==> fjord <==
==> flow/design.v <==
parameter ADD     = 4'b0000;
parameter SUB     = 4'b0001;
parameter AND     = 4'b0010;
parameter OR      = 4'b0011;
parameter XOR     = 4'b0100;
parameter NOT     = 4'b0101;
parameter MOV     = 4'b0110;
parameter NOP     = 4'b0111;
parameter LOAD    = 4'b1000;
parameter STORE   = 4'b1001;
parameter LOAD_IM = 4'b1010;
parameter BRN_Z   = 4'b1011;
parameter BRN_N   = 4'b1100;
parameter BRN_O   = 4'b1101;
parameter BRN     = 4'b1110;
module ALU  #(parameter N = 8) (
    input logic clk, arstn, rst, en,
    input logic [2:0] OP, 
    input logic signed [N-1:0] A, 
    input logic signed [N-1:0] B, 
    output logic  [2:0] ONZ,
    output logic signed [N-1:0] Result 
);
logic [2:0] temp_ONZ;
logic signed [N-1:0] temp_result;
always_comb begin
    logic Overflow;
    Overflow = 1'b0;
    case (OP)
        3'b000: begin  
            {Overflow, temp_result} = A + B;
            temp_ONZ[2] = Overflow ^ temp_result[N-1];
            temp_ONZ[1] = temp_result[N-1];
            temp_ONZ[0] = &(~temp_result);
        end
        3'b001: begin  
            {Overflow, temp_result} = A - B;
            temp_ONZ[2] = Overflow ^ temp_result[N-1];
            temp_ONZ[1] = temp_result[N-1];
            temp_ONZ[0] = &(~temp_result);
        end
        3'b010: begin  
            temp_result = A & B;
            temp_ONZ[2] = 0;
            temp_ONZ[1] = temp_result[N-1];
            temp_ONZ[0] = &(~temp_result);
        end
        3'b011: begin  
            temp_result = A | B;
            temp_ONZ[2] = 0;
            temp_ONZ[1] = temp_result[N-1];
            temp_ONZ[0] = &(~temp_result);
        end
        3'b100 : begin  
            temp_result = A ^ B;
            temp_ONZ[2] = 0;
            temp_ONZ[1] = temp_result[N-1];
            temp_ONZ[0] = &(~temp_result);
            end
        3'b101 : begin  
            {Overflow, temp_result} = A + 1;
            temp_ONZ[2] = Overflow ^ temp_result[N-1];
            temp_ONZ[1] = temp_result[N-1];
            temp_ONZ[0] = &(~temp_result);
            end
        3'b110 : begin  
            temp_result = A;
            temp_ONZ[2] = 0;
            temp_ONZ[1] = temp_result[N-1];
            temp_ONZ[0] = &(~temp_result);      
            end
        3'b111 : begin  
            temp_result = B;
            temp_ONZ[2] = 0;
            temp_ONZ[1] = temp_result[N-1];
            temp_ONZ[0] = &(~temp_result);
            end
        default: begin
            temp_ONZ = 3'h0;
            temp_result = 0;
        end
    endcase
end
always_ff @(posedge clk or negedge arstn) begin
    if (!arstn) begin
        Result <= 0;
    end
    else begin
        Result <= temp_result;
    end
end
always_ff @(posedge clk or negedge arstn) begin
    if (!arstn) begin
        ONZ <= 0;
    end 
    else if (rst) begin
        ONZ <= 0;
    end 
    else if (en) begin
        ONZ <= temp_ONZ;
    end
end
endmodule
module RF  #(parameter N = 8, parameter addressBits = 2) ( 
    input logic clk,
    input logic rst_n,
    input logic selectDestinationA,
    input logic selectDestinationB,
    input logic [1:0] selectSource,
    input logic [addressBits-1:0] writeAddress,
    input logic write_en,
    input logic [addressBits-1:0] readAddressA,
    input logic [addressBits-1:0] readAddressB,
    input logic [N-1:0] A, 
    input logic [N-1:0] B, 
    input logic [N-1:0] C, 
    output logic [N-1:0] destination1A,
    output logic [N-1:0] destination2A,
    output logic [N-1:0] destination1B,
    output logic [N-1:0] destination2B
);
    logic [N-1:0] mem [(2**addressBits)-1:0];
    logic [N-1:0] sourceData;
    logic [N-1:0] readA, readB;
    always_ff @(posedge clk, negedge rst_n) begin
        if(!rst_n) begin
            for(int i = 0; i < 2**addressBits; i++) begin
                if (i == 1) begin
                    mem[i] <= -1;
                end else begin
                    mem[i] <= 0;
                end
            end
        end else begin
            for(int i = 0; i < 2**addressBits; i++) begin
                if(write_en && writeAddress == i) begin
                    mem[i] <= sourceData;
                end
            end
        end
    end
    always_comb begin
        case (selectSource)
            2'b00: sourceData = A;
            2'b01: sourceData = B;
            2'b10: sourceData = C;
            default: sourceData = 0;
        endcase
        readA = 0;
        readB = 0;
        for(int i = 0; i < 2**addressBits; i++) begin
            if(readAddressA == i) begin
                readA = mem[i];
            end
            if(readAddressB == i) begin
                readB = mem[i];
            end
        end
        if(selectDestinationA) begin
            destination1A = 0;
            destination2A = readA;
        end else begin
            destination1A = readA;
            destination2A = 0;
        end
        if(selectDestinationB) begin
            destination1B = 0;
            destination2B = readB;
        end else begin
            destination1B = readB;
            destination2B = 0;
        end
    end
endmodule
module FSM #(
  parameter M = 4,  
  parameter N = 4,  
  parameter P = 6   
) (
  input  logic clk,
  input  logic rst_n,
  output logic ov_warning,
  output logic [  1:0] select_source,
  output logic [M-1:0] write_address,
  output logic             write_en,
  output logic [M-1:0] read_address_A, read_address_B,
  output logic select_destination_A, select_destination_B,
  output logic [N-1:0] immediate_value,
  output logic [2:0] OP,
  output logic       s_rst,
  input  logic [2:0] ONZ,
  output logic enable,
  input  logic [4+2*M-1:0] instruction_in,
  output logic              en_read_instr,
  output logic [P-1:0] read_address_instr,
  output logic SRAM_readEnable,
  output logic SRAM_writeEnable
);
parameter ADD     = 4'b0000;
parameter SUB     = 4'b0001;
parameter AND     = 4'b0010;
parameter OR      = 4'b0011;
parameter XOR     = 4'b0100;
parameter NOT     = 4'b0101;
parameter MOV     = 4'b0110;
parameter NOP     = 4'b0111;
parameter LOAD    = 4'b1000;
parameter STORE   = 4'b1001;
parameter LOAD_IM = 4'b1010;
parameter BRN_Z   = 4'b1011;
parameter BRN_N   = 4'b1100;
parameter BRN_O   = 4'b1101;
parameter BRN     = 4'b1110;
enum logic [1:0] { idle = 2'b11, fetch = 2'b00, decode = 2'b01, execute= 2'b10} state, next;
logic [  P-1:0] PC     ;
logic [  P-1:0] PC_next;
logic           ov     ;
logic           ov_reg ;
logic [2*M-1:0] offset ;
logic [3:0]       instruction_code;
logic [M-1:0]     ra, rb;
logic [2:0]       ONZ_next, ONZ_reg;
logic [4+2*M-1:0] instruction_next, instruction_reg;
assign ov_warning = ov_reg;
always @(posedge clk, negedge rst_n) begin
  if (!rst_n) begin
    state <= idle;
  end else begin
    state <= next;
  end
end
always_comb begin
  case (state)
    idle:    next = ov_reg ? idle : fetch;
    fetch:   next = decode;
    decode:  next = execute;
    execute: next = ov ? idle : fetch;
    default: next = idle;
  endcase
end
always_comb begin
  instruction_code     = 0;
  read_address_instr   = PC;
  en_read_instr        = 0;
  enable               = 0;
  read_address_A       = 0;
  read_address_B       = 0;
  OP                   = 0;
  select_destination_A = 0;
  select_destination_B = 0;
  SRAM_readEnable      = 0;
  SRAM_writeEnable     = 0;
  select_source        = 0;
  immediate_value      = 0;
  write_address        = 0;
  write_en             = 0;
  s_rst                = 0;
  PC_next              = PC;
  ONZ_next             = 0;
  ov                   = ov_reg;
  offset               = 1;
  ra                   = 0;
  rb                   = 0;
  instruction_next     = instruction_reg;
  case (state)
    idle: begin
      select_source        = 2'b00;
      write_address        = 0;
      write_en             = 1'b0;
      read_address_A       = 0;    
      read_address_B       = 0;
      select_destination_A = 1'b0;
      select_destination_B = 1'b0;
      immediate_value      = 0;
      OP                   = 3'b000;
      s_rst                = 1'b0;
      enable               = 1'b0;
      en_read_instr        = 1'b0;
      read_address_instr   = PC;
      offset               = 1;
      SRAM_readEnable      = 1'b0;
      SRAM_writeEnable     = 1'b0;
    end
    fetch: begin
      select_source        = 2'b00;
      write_address        = 0;
      write_en             = 1'b0;
      read_address_A       = 0;    
      read_address_B       = 0;
      select_destination_A = 1'b0;
      select_destination_B = 1'b0;
      immediate_value      = 0;
      OP                   = 3'b000;
      s_rst                = 1'b0;
      enable               = 1'b0;
      en_read_instr        = 1'b1;
      read_address_instr   = PC;
    end
    decode: begin 
      ONZ_next         = ONZ;
      instruction_next = instruction_in;
      instruction_code = instruction_in[4+2*M-1:2*M];
      ra               = instruction_in[2*M-1 : M];
      rb               = instruction_in[M-1:0];
      case (instruction_code)
        ADD, SUB, AND, OR, XOR     : begin
          read_address_A       = ra;    
          read_address_B       = rb;
          OP                   = instruction_code[2:0];
          enable               = 1'b1;
        end
        NOT     : begin
          read_address_A       = 1;    
          read_address_B       = rb;
          OP                   = 3'b100;
          enable               = 1'b1;
        end
        MOV     : begin
          read_address_A       = ra;    
          read_address_B       = rb;
          OP                   = 3'b111;
          enable               = 1'b1;
        end
        NOP     : begin
        end
        LOAD    : begin
          read_address_A       = ra;    
          read_address_B       = rb;
          select_destination_A = 1'b1;
          select_destination_B = 1'b1;
          SRAM_readEnable      = 1'b1;
        end
        STORE   : begin
          read_address_A       = rb;    
          read_address_B       = ra;
          select_destination_A = 1'b1;
          select_destination_B = 1'b1;
          SRAM_writeEnable     = 1'b1;
        end
        LOAD_IM : begin
          select_source        = 2'b10;
          write_address        = ra;
          write_en             = 1'b1;
          immediate_value      = $signed(rb);
        end
        BRN_Z, BRN_N, BRN_O, BRN : begin
          s_rst                = 1'b1;
        end
      endcase
    end
    execute: begin
      instruction_code = instruction_reg[4+2*M-1:2*M];
      ra               = instruction_reg[2*M-1 : M];
      rb               = instruction_reg[M-1:0];
      case (instruction_code)
        ADD, SUB, AND, OR, XOR, NOT, MOV: begin
          select_source        = 2'b00;
          write_address        = ra;
          write_en             = 1'b1;
          enable               = 1'b0;
          {ov,PC_next}         = PC+1;          
        end
        NOP     : begin
          {ov,PC_next}         = PC+1; 
        end
        LOAD    : begin
          select_source        = 2'b01;
          write_address        = ra;
          write_en             = 1'b1;
          {ov,PC_next}         = PC+1;
        end
        STORE   : begin
          {ov,PC_next}         = PC+1;
        end
        LOAD_IM : begin
          {ov,PC_next}         = PC+1;
        end
        BRN_Z   : begin
          s_rst = 0;
          if(ONZ_reg[0] == 1) 
            offset  = {ra, rb};
          else 
            offset = 1;
          if (offset[2*M-1]==1) begin
            {ov,PC_next} = PC - offset[2*M-2:0];
          end else begin
            {ov,PC_next} = PC + offset[2*M-2:0];
          end
        end
        BRN_N : begin
          s_rst = 0;
          if(ONZ_reg[1] == 1) 
            offset  = {ra, rb};
          else 
            offset = 1;
          if (offset[2*M-1]==1) begin
            {ov,PC_next} = PC - offset[2*M-2:0];
          end else begin
            {ov,PC_next} = PC + offset[2*M-2:0];
          end
        end
        BRN_O   : begin
          s_rst = 0;
          if(ONZ_reg[2] == 1) 
            offset  = {ra, rb};
          else 
            offset = 1;
          if (offset[2*M-1]==1) begin
            {ov,PC_next} = PC - offset[2*M-2:0];
          end else begin
            {ov,PC_next} = PC + offset[2*M-2:0];
          end
        end
        BRN     : begin
          s_rst  = 0;
          offset = {ra, rb};
          if (offset[2*M-1]==1) begin
            {ov,PC_next} = PC - offset[2*M-2:0];
          end else begin
            {ov,PC_next} = PC + offset[2*M-2:0];
          end
        end
      endcase
    end
  endcase
end
always_ff @(posedge clk, negedge rst_n) begin
  if (!rst_n) begin
    instruction_reg <= 0;
    ONZ_reg         <= 0;
    ov_reg          <= 0;
    PC              <= 0;
  end else begin
    instruction_reg <= instruction_next;
    ONZ_reg         <= ONZ_next;
    ov_reg          <= ov;
    PC              <= PC_next;
  end
end
endmodule
module microprocessor #(parameter N = 8, ROM_addressBits = 6, RF_addressBits = 3) (
  input  logic                           clk             ,
  input  logic                           rst_n           ,
  input  logic [ 3+2*(RF_addressBits):0] ROM_data        ,
  input  logic [                  N-1:0] SRAM_data       ,
  output logic                           overflowPC      ,
  output logic                           ROM_readEnable  ,
  output logic                           SRAM_readEnable ,
  output logic                           SRAM_writeEnable,
  output logic [    ROM_addressBits-1:0] ROM_address     ,
  output logic [(2**RF_addressBits)-1:0] SRAM_address    ,
  output logic [                  N-1:0] SRAM_data_in
);
  logic RF_selectDestA, RF_selectDestB, RF_writeEnable;
  logic [1:0] RF_selectSource;
  logic [RF_addressBits-1:0] RF_writeAddress, RF_readAddressA, RF_readAddressB;
  logic [N-1:0] RF_AluRes, RF_Im, RF_destAluA, RF_destAluB;
  RF #(.N(N), .addressBits(RF_addressBits)) rf (
    clk,
    rst_n,
    RF_selectDestA,
    RF_selectDestB,
    RF_selectSource,
    RF_writeAddress,
    RF_writeEnable,
    RF_readAddressA,
    RF_readAddressB,
    RF_AluRes, SRAM_data, RF_Im,
    RF_destAluA, SRAM_data_in, RF_destAluB, SRAM_address);
  logic ALU_rst, ALU_en;
  logic [2:0] ALU_OP, ALU_ONZ;
  ALU #(N) alu (
    clk,
    rst_n,
    ALU_rst,
    ALU_en,
    ALU_OP,
    RF_destAluA,
    RF_destAluB,
    ALU_ONZ,
    RF_AluRes
  );
  FSM #(.N(N), .M(RF_addressBits), .P(ROM_addressBits)) fsm (
    clk,
    rst_n,
    overflowPC,
    RF_selectSource,
    RF_writeAddress,
    RF_writeEnable,
    RF_readAddressA,
    RF_readAddressB,
    RF_selectDestA,
    RF_selectDestB,
    RF_Im,
    ALU_OP,
    ALU_rst,
    ALU_ONZ,
    ALU_en,
    ROM_data,
    ROM_readEnable,
    ROM_address,
    SRAM_readEnable,
    SRAM_writeEnable
  );
endmodule
==> flow/run.sh <==
#!/bin/bash
# the make line also repeats each setting of config.mk as NAME=value (left out here)
make -C /OpenROAD-flow-scripts/flow DESIGN_CONFIG=/design/flow/config.mk WORK_HOME=/design/flow/orfs CLKGATE_MAP_FILE= finish
==> flow/config.mk <==
export PLATFORM = sky130hd
export DESIGN_NAME = microprocessor
export DESIGN_NICKNAME = microprocessor
export VERILOG_FILES = /design/flow/design.v
export SDC_FILE = /design/flow/constraint.sdc
export NUM_CORES = 4
export LEC_CHECK = 0
export ABC_AREA = 1
export CAP_MARGIN = 0
export CORE_MARGIN = 2
export CORE_UTILIZATION = 68
export CTS_CLUSTER_DIAMETER = 52
export CTS_CLUSTER_SIZE = 36
export SLEW_MARGIN = 20
==> flow/constraint.sdc <==
create_clock -name core_clock -period 4.0 [get_ports {clk}]
set_input_delay 0.8000 -clock core_clock [delete_from_list [all_inputs] [get_ports {clk}]]
set_output_delay 0.8000 -clock core_clock [all_outputs]
set_load 0.01 [all_outputs]
==> inputs of delta, as changes to fjord <==
Settings changed: ABC_AREA 1 to not set, CAP_MARGIN 0 to 20, CORE_UTILIZATION 68 to 63, CTS_CLUSTER_DIAMETER 52 to not set, CTS_CLUSTER_SIZE 36 to not set.
==> flow/constraint.sdc (replaced) <==
create_clock -name core_clock -period 6.16 [get_ports {clk}]
set_input_delay 1.2320 -clock core_clock [delete_from_list [all_inputs] [get_ports {clk}]]
set_output_delay 1.2320 -clock core_clock [all_outputs]
set_load 0.01 [all_outputs]
==> comparison table <==
item	delta	fjord
Placed inst area	9330 sq um	10300 sq um
Post-synth cell types	86	55
Mux cell area share	1.57%	0%
Count of instances resized after the clock tree is built	0	94
Post-synth net total	1182	1281
Mapped cell area	8550 sq um	8380 sq um
Mean instance size in the synthesized netlist	7.75 sq um	6.97 sq um
Floorplan core area	13200 sq um	12000 sq um
Run status	no timing/DRC/antenna violations	stopped before the end
Stage where the flow stopped	-	global routing (5_1_grt)
Die span in x	120 um	115 um
Total instance count after detailed placement	1316	1549
Basic-gate share of the synthesized area counting and, or, nand and nor cells	22.2%	29.7%
Post-CTS setup-driven buffer insertion count	0	22
Gp weighted congestion	1.04	1.04
FP Core Util	64.6%	69.8%
Chip area estimate from yosys synthesis	8550 sq um	8380 sq um
Cells after synthesis	1103	1202
Portion of synthesized cell area occupied by the leading cell type	26.3%	26.9%
Post-detailed-placement half-perimeter wirelength	21900 um	21400 um
